== maple ==
==> flow/design.v (excerpt) <==
module mips16_core(
	input clk,
	input rst,  
	output [9:0] imem_addr,
	input [15:0] imem_rdata,
	output [9:0] dmem_addr,
	output dmem_we,
	output [15:0] dmem_wdata,
	input [15:0] dmem_rdata,
	input [15:0] in_data,
	output rf_we,
	output [4:0] rf_waddr,
	output [15:0] rf_wdata
	);
For scale: roughly 6400 cells after synthesis, roughly 110 I/O pins, roughly 46000 um^2 of cells after synthesis.
clock: 13.3 ns
lec_check: 0
abc_area: 1
cap_margin: 20
core_margin: 2
core_utilization: 72
cts_cluster_size: 15
place_density_lb_addon: 0.05
setup_slack_margin: 3.6
slew_margin: 20
run.sh (not shown) runs the stock make flow with config.mk's settings and CLKGATE_MAP_FILE=.
Status(maple) = ERROR, stage = global routing (5_1_grt)
Inputs modified between maple and indigo:
- SETUP_SLACK_MARGIN changed from 3.6 to 1.62
- CAP_MARGIN changed from 20 to 0
- CTS_CLUSTER_DIAMETER newly set to 390
Run status, indigo: aborted in global routing (5_1_grt), error GRT-0116
Changes observed in indigo relative to maple: post-cts repair resize count picked up an extra 233; TritonCTS buffer count lost 22%; proportion of synthesized chip area in sequential cells neither gained nor lost much; post-cts hold-fix buffer tally neither gained nor lost much.
Unique cell type count in the Yosys netlist: indigo vs maple identical
Die size: indigo vs maple identical
Comparing indigo against maple, there is no change at all in clock net sink count.
From maple to indigo, cell area after technology mapping did not move at all.
From indigo to maple, vertical extent of the die did not move at all.
On cell count after synthesis, indigo tracks maple almost exactly.

* * *

Starting RTL as in the previous note.
export LEC_CHECK = 0
export ABC_AREA = 1
export CAP_MARGIN = 20
export CORE_MARGIN = 2
export CORE_UTILIZATION = 68
export CTS_CLUSTER_DIAMETER = 352
export CTS_CLUSTER_SIZE = 100
export PLACE_DENSITY = 0.4
export SLEW_MARGIN = 20
export TNS_END_PERCENT = 10
create_clock -name core_clock -period 24.1 [get_ports {clk}]
The first run aborted during 5_1_grt with GRT-0232.
Then changed:
- CORE_UTILIZATION: 68 -> 58
- CTS_CLUSTER_DIAMETER: 352 -> not set
- CTS_CLUSTER_SIZE: 100 -> not set
- PLACE_DENSITY: 0.4 -> not set
- TNS_END_PERCENT: 10 -> not set
- clock period: 24.1 -> 36.5 ns (I/O delays scaled with it)
What happened: The new run completed and failed the layout checks on negative setup slack. Die area came out higher by about 17%. Synthesized area does not change. Synthesized cell count stays the same.
Then changed:
- SETUP_SLACK_MARGIN: not set -> 4.89
- TNS_END_PERCENT: not set -> 5
- clock period: 36.5 -> 24.1 ns (I/O delays scaled with it)
This time the run did not get past 5_1_grt.
Die area does not change.
Synthesized area is unchanged.
Synthesized cell count stays the same.
Then changed:
- ABC_AREA: 1 -> not set
- CORE_UTILIZATION: 58 -> 66
- MAX_ROUTING_LAYER: not set -> met4
- SETUP_SLACK_MARGIN: 4.89 -> not set
- TNS_END_PERCENT: 5 -> not set
- clock period: 24.1 -> 40.9 ns (I/O delays scaled with it)
After rerunning: The changed run failed in 5_1_grt, error GRT-0232; synthesized cell count drops by 14%; area after synthesis climbs by 1.7%; die area drops by 11%.

* * *

== nickel ==
mips16_core again, from the RTL that the note above started with.
Settings: LEC_CHECK=0, CAP_MARGIN=20, CELL_PAD_IN_SITES_GLOBAL_PLACEMENT=1, CORE_ASPECT_RATIO=0.61, CORE_MARGIN=2, CORE_UTILIZATION=40, CTS_CLUSTER_SIZE=20, GPL_ROUTABILITY_DRIVEN=0, GPL_TIMING_DRIVEN=0, PLACE_DENSITY_LB_ADDON=0.24, SETUP_SLACK_MARGIN=4.82, SLEW_MARGIN=20, TNS_END_PERCENT=75; clock period 32.5 ns.
nickel: aborted in global routing (5_1_grt) (tool error)
Modified inputs, lagoon compared to nickel
Settings: removing GPL_ROUTABILITY_DRIVEN (formerly 0); removing CTS_CLUSTER_SIZE (formerly 20); removing TNS_END_PERCENT (formerly 75); removing PLACE_DENSITY_LB_ADDON (formerly 0.24); removing CORE_ASPECT_RATIO (formerly 0.61); removing SETUP_SLACK_MARGIN (formerly 4.82); removing GPL_TIMING_DRIVEN (formerly 0); changing CORE_UTILIZATION from 40 to 47; removing CELL_PAD_IN_SITES_GLOBAL_PLACEMENT (formerly 1); changing the clock period (ns, I/O delays scaled along) from 32.5 to 32.2.
Findings:
- [flow] lagoon | stages: complete | final checks: fail | reason: setup timing
- lagoon: die area is 15% lower than what nickel reported.
- From nickel to lagoon, synthesized area did not move at all.
- lagoon ends up with a number of buffers inserted by post-CTS setup repair that is 109 lower than in nickel.
- Re count of instances resized after the clock tree is built: lagoon is 546 down on nickel.
- Diff lagoon..nickel | count of different cell masters after synthesis | unchanged
- Summary: with nickel as the reference, horizontal extent of the die in lagoon moved down by more than a quarter.
- Taking nickel as the reference, in lagoon post-placement setup slack moved up; vertical die dimension moved up; core footprint moved down.
- Diff lagoon..nickel | sequential area share after synthesis | unchanged
- Cmp nickel and lagoon / number of buffers inserted during clock tree synthesis / lower: nickel
